Setup of run 1:
// Circle_Area_Calculator
module Circle_Area_Calculator(clk, rst, radius, area);
  input wire clk, rst;
  input wire [31:0] radius;
  output reg [31:0] area;
  wire [31:0] Square_radius, Result;
  parameter Pi = 32'b01000000010010010000111111010000;
  FloatMultiplier_rounding FM0(.Multiplicand(radius), .Multiplier(radius), .Result(Square_radius));
  FloatMultiplier_rounding FM1(.Multiplicand(Square_radius), .Multiplier(Pi), .Result(Result));
  always @(posedge clk) begin
	if(rst) begin
		area[31:0] <= 1'b0;
	end else begin
		area[31:0] <= Result[31:0];
	end
  end
endmodule
Settings: LEC_CHECK=0, ABC_AREA=0, CAP_MARGIN=30, CORE_MARGIN=2, CORE_UTILIZATION=27, CTS_CLUSTER_SIZE=82, GPL_TIMING_DRIVEN=1, HOLD_SLACK_MARGIN=0.07, PLACE_DENSITY_LB_ADDON=0.11, SETUP_SLACK_MARGIN=-0.45, SLEW_MARGIN=20; clock period 19.1 ns.
run.sh (not shown) runs the stock make flow with config.mk's settings and CLKGATE_MAP_FILE=.
[run 1] flow finished | final checks: failed | reasons: setup timing
Modified inputs, run 2 compared to run 1
Settings: HOLD_SLACK_MARGIN no longer set, was 0.07; CORE_UTILIZATION now 32, was 27; CTS_CLUSTER_SIZE no longer set, was 82; SETUP_SLACK_MARGIN no longer set, was -0.45; PLACE_DENSITY_LB_ADDON no longer set, was 0.11; CAP_MARGIN now 20, was 30; ABC_AREA no longer set, was 0; GPL_TIMING_DRIVEN no longer set, was 1; the clock period (ns, I/O delays scaled along) now 45.4, was 19.1.
Results
The final layout from run 2, which completed every stage, passed the timing, DRC and antenna checks at the end of the flow. What the final checks of run 1 revealed, after a flow that finished every stage, was a layout that fails on setup timing. From run 1 to run 2 the numbers moved as follows: area overhead of the layout relative to synthesis went down; total length of routed wires shows a reduction of about 27%; cell count saw a decrease; number of inserted filler cells in the final layout now smaller. Relative to run 1, combinational share of cell area has increased by 24 points in run 2. Changes observed in run 2 relative to run 1: setup violation total in the final timing report went down by 31, final area lower, post-layout utilization of the core lost 7.4 points. The average via count per standard cell of run 2 is higher than that of run 1. Non-clock buffer count | run 2 below run 1.
diff inputs: run 2 => run 3
Settings: changing CORE_UTILIZATION from 32 to 50; setting CTS_CLUSTER_SIZE to 97 for the first time; changing the clock period (ns, I/O delays scaled along) from 45.4 to 27.1.
- Finished, but not clean: run 3, with setup timing.
- The total die size reported for run 3 is smaller than that of run 2 by 36%.
- Compared to run 2, run 3 has routability-driven placement congestion ratio 4.1% higher.
- Comparing final-report setup violation count for run 3 and run 2, the smaller number came from run 2.
- In the metrics for run 3 and run 2, the one carrying the higher maximum number of pins on one net before global-route repair is run 2.
- Run 3 vs. run 2: die width saw a decrease; number of instances in the placed design saw an increase.
- | routed metal-1 wirelength | higher: run 3 |
- Cmp run 3 and run 2 / post-placement cell area / higher: run 3
Input changes introduced in run 4 (baseline for comparison: run 3):
Settings: a change of CORE_UTILIZATION from 50 to 40; a deleted CTS_CLUSTER_SIZE that had been 97; a change of the clock period (ns, I/O delays scaled along) from 27.1 to 30.0.
[summary]
Run 3 and run 4: one clean run, run 4; the rest did not finish clean. Final checks on run 3, whose flow otherwise completed, came back failing, citing setup timing. In run 4 the worst hold slack turned out 580 ps higher than in run 3. Diff run 3 -> run 4: multi-input combinational area share climbed 10 points. Wire length on met3 (run 4 vs. run 3) decreases by more than a quarter. Compared with run 3, run 4 shows a lower global-route usage.

---

Circle_Area_Calculator again, from the RTL that the note above started with.
Design Circle_Area_Calculator, start of the top module:
module Circle_Area_Calculator(clk, rst, radius, area);
  input wire clk, rst;
  input wire [31:0] radius;
  output reg [31:0] area;
  wire [31:0] Square_radius, Result;
  parameter Pi = 32'b01000000010010010000111111010000;
  FloatMultiplier_rounding FM0(.Multiplicand(radius), .Multiplier(radius), .Result(Square_radius));
  FloatMultiplier_rounding FM1(.Multiplicand(Square_radius), .Multiplier(Pi), .Result(Result));
  always @(posedge clk) begin
	if(rst) begin
		area[31:0] <= 1'b0;
	end else begin
		area[31:0] <= Result[31:0];
	end
  end
endmodule
Settings: LEC_CHECK=0, ABC_AREA=1, CAP_MARGIN=20, CORE_MARGIN=2, CORE_UTILIZATION=72, CTS_CLUSTER_DIAMETER=353, CTS_CLUSTER_SIZE=15, HOLD_SLACK_MARGIN=-0.05, MAX_ROUTING_LAYER=met4, SETUP_SLACK_MARGIN=3.65, SLEW_MARGIN=20; clock period 27.6 ns.
The baseline failed in global routing.
==> next run, changes <==
Settings changed: ABC_AREA 1 to unset, CORE_UTILIZATION 72 to 67, CTS_CLUSTER_SIZE 15 to unset, HOLD_SLACK_MARGIN -0.05 to unset, SETUP_SLACK_MARGIN 3.65 to unset.
Now the flow reached the layout checks and failed them: setup timing. Synthesized cell count is lower by about 15%. Die size is higher by 6.8%. Area after synthesis is lower by about 0.54%.

---

Circle_Area_Calculator again, from the RTL that the note above started with.
==> flow/design.v (excerpt) <==
module Circle_Area_Calculator(clk, rst, radius, area);
  input wire clk, rst;
  input wire [31:0] radius;
  output reg [31:0] area;
  wire [31:0] Square_radius, Result;
  parameter Pi = 32'b01000000010010010000111111010000;
  FloatMultiplier_rounding FM0(.Multiplicand(radius), .Multiplier(radius), .Result(Square_radius));
  FloatMultiplier_rounding FM1(.Multiplicand(Square_radius), .Multiplier(Pi), .Result(Result));
  always @(posedge clk) begin
	if(rst) begin
		area[31:0] <= 1'b0;
	end else begin
		area[31:0] <= Result[31:0];
	end
  end
endmodule
==> flow/config.mk <==
export PLATFORM = sky130hd
export DESIGN_NAME = Circle_Area_Calculator
export DESIGN_NICKNAME = Circle_Area_Calculator
export VERILOG_FILES = /design/flow/design.v
export SDC_FILE = /design/flow/constraint.sdc
export NUM_CORES = 4
export LEC_CHECK = 0
export ABC_AREA = 0
export CAP_MARGIN = 30
export CELL_PAD_IN_SITES_DETAIL_PLACEMENT = 1
export CELL_PAD_IN_SITES_GLOBAL_PLACEMENT = 2
export CORE_ASPECT_RATIO = 0.79
export CORE_MARGIN = 2
export CORE_UTILIZATION = 27
export CTS_CLUSTER_DIAMETER = 74
export CTS_CLUSTER_SIZE = 14
export GPL_TIMING_DRIVEN = 0
export HOLD_SLACK_MARGIN = 0.07
export MAX_ROUTING_LAYER = met4
export MIN_ROUTING_LAYER = met2
export PLACE_DENSITY_LB_ADDON = 0.09
export SETUP_SLACK_MARGIN = -0.45
export SLEW_MARGIN = 15
==> flow/constraint.sdc <==
create_clock -name core_clock -period 38.0 [get_ports {clk}]
set_input_delay 7.6000 -clock core_clock [delete_from_list [all_inputs] [get_ports {clk}]]
set_output_delay 7.6000 -clock core_clock [all_outputs]
set_load 0.01 [all_outputs]
The first run went through all stages and came out clean.
==> next run, changes <==
- ABC_AREA: 0 -> not set
- CAP_MARGIN: 30 -> 20
- CELL_PAD_IN_SITES_DETAIL_PLACEMENT: 1 -> not set
- CELL_PAD_IN_SITES_GLOBAL_PLACEMENT: 2 -> not set
- CORE_ASPECT_RATIO: 0.79 -> not set
- CORE_UTILIZATION: 27 -> 40
- CTS_CLUSTER_DIAMETER: 74 -> not set
- CTS_CLUSTER_SIZE: 14 -> not set
- GPL_TIMING_DRIVEN: 0 -> not set
- HOLD_SLACK_MARGIN: 0.07 -> -0.03
- PLACE_DENSITY_LB_ADDON: 0.09 -> not set
- SETUP_SLACK_MARGIN: -0.45 -> not set
- SLEW_MARGIN: 15 -> 20
- clock period: 38.0 -> 18.3 ns (I/O delays scaled with it)
The new run finished but fails on setup timing. Setup slack is worse by 8.9 ns. Count of clock-buffer cells in the layout stays the same. Die area goes down by 32%. Flip-flop count stays the same.
==> next run, changes <==
- CELL_PAD_IN_SITES_DETAIL_PLACEMENT: not set -> 2
- CORE_ASPECT_RATIO: not set -> 1.71
- CTS_CLUSTER_SIZE: not set -> 94
- GPL_TIMING_DRIVEN: not set -> 0
- HOLD_SLACK_MARGIN: -0.03 -> not set
- SETUP_SLACK_MARGIN: not set -> 2.1
Outcome: The changed run stopped in 5_1_grt, error GRT-0116. Synthesized area is unchanged. Synthesized cell count does not change. Die area is about the same.
==> next run, changes <==
- CELL_PAD_IN_SITES_DETAIL_PLACEMENT: 2 -> not set
- CORE_ASPECT_RATIO: 1.71 -> not set
- CTS_CLUSTER_SIZE: 94 -> not set
- GPL_TIMING_DRIVEN: 0 -> not set
- MAX_ROUTING_LAYER: met4 -> not set
- MIN_ROUTING_LAYER: met2 -> not set
- SETUP_SLACK_MARGIN: 2.1 -> not set
- clock period: 18.3 -> 29.0 ns (I/O delays scaled with it)
- This time the run finished clean
- area after synthesis does not change
- die area barely changes
- synthesized cell count stays the same

---

Starting RTL as in the previous note.
## Circle_Area_Calculator
module Circle_Area_Calculator(clk, rst, radius, area);
  input wire clk, rst;
  input wire [31:0] radius;
  output reg [31:0] area;
  wire [31:0] Square_radius, Result;
  parameter Pi = 32'b01000000010010010000111111010000;
  FloatMultiplier_rounding FM0(.Multiplicand(radius), .Multiplier(radius), .Result(Square_radius));
  FloatMultiplier_rounding FM1(.Multiplicand(Square_radius), .Multiplier(Pi), .Result(Result));
  always @(posedge clk) begin
	if(rst) begin
		area[31:0] <= 1'b0;
	end else begin
		area[31:0] <= Result[31:0];
	end
  end
endmodule
export LEC_CHECK = 0
export ABC_AREA = 1
export CAP_MARGIN = 5
export CORE_ASPECT_RATIO = 0.92
export CORE_MARGIN = 2
export CORE_UTILIZATION = 72
export CTS_CLUSTER_DIAMETER = 140
export CTS_CLUSTER_SIZE = 100
export MAX_ROUTING_LAYER = met4
export SETUP_SLACK_MARGIN = 1.43
export SLEW_MARGIN = 20
create_clock -name core_clock -period 16.2 [get_ports {clk}]
The baseline stopped in 3_5_place_dp (DPL-0038).
Rerun with:
- CAP_MARGIN: 5 -> 20
- CORE_ASPECT_RATIO: 0.92 -> default
- CTS_CLUSTER_DIAMETER: 140 -> 341
- CTS_CLUSTER_SIZE: 100 -> 28
- SETUP_SLACK_MARGIN: 1.43 -> default
- clock period: 16.2 -> 27.6 ns (I/O delays scaled with it)
Result: The new run completed without violations. Synthesized cell count stays the same. Die size barely changes. Synthesized area does not change.
Rerun with:
- ABC_AREA: 1 -> default
- CORE_UTILIZATION: 72 -> 71
- CTS_CLUSTER_DIAMETER: 341 -> 347
- clock period: 27.6 -> 26.9 ns (I/O delays scaled with it)
=> With this change the flow ended with an error in 5_1_grt (GRT-0232); area after synthesis decreases by 0.54%; die area climbs by 0.84%; synthesized cell count decreases by 15%.
Rerun with:
- CORE_UTILIZATION: 71 -> 40
- CTS_CLUSTER_DIAMETER: 347 -> default
- CTS_CLUSTER_SIZE: 28 -> default
- MAX_ROUTING_LAYER: met4 -> default
- clock period: 26.9 -> 23.3 ns (I/O delays scaled with it)
Outcome: This time the run finished but fails on setup timing. Synthesized area stays the same. Die area grows by 76%. Synthesized cell count stays the same.
Rerun with:
- CORE_UTILIZATION: 40 -> 65
- MAX_ROUTING_LAYER: default -> met4
- clock period: 23.3 -> 26.9 ns (I/O delays scaled with it)
=> The changed run finished with setup timing left; global-route usage goes up by 14 points; utilization goes up by 27 points; design area goes down by roughly a tenth; via count goes down slightly; sequential share of layout area goes up by 0.16 points; die size goes down by well over a third; setup slack gains 1.7 ns; cell count goes down by about a fifth; wire length goes up slightly; non-clock buffer count goes down by 608.
Rerun with:
- ABC_AREA: default -> 1
- CORE_UTILIZATION: 65 -> 68
- clock period: 26.9 -> 24.5 ns (I/O delays scaled with it)
Outcome: Now the flow failed in 5_1_grt, error GRT-0232; synthesized cell count grows by 17%; die size goes down by 3.8%; area after synthesis is higher by 0.54%.
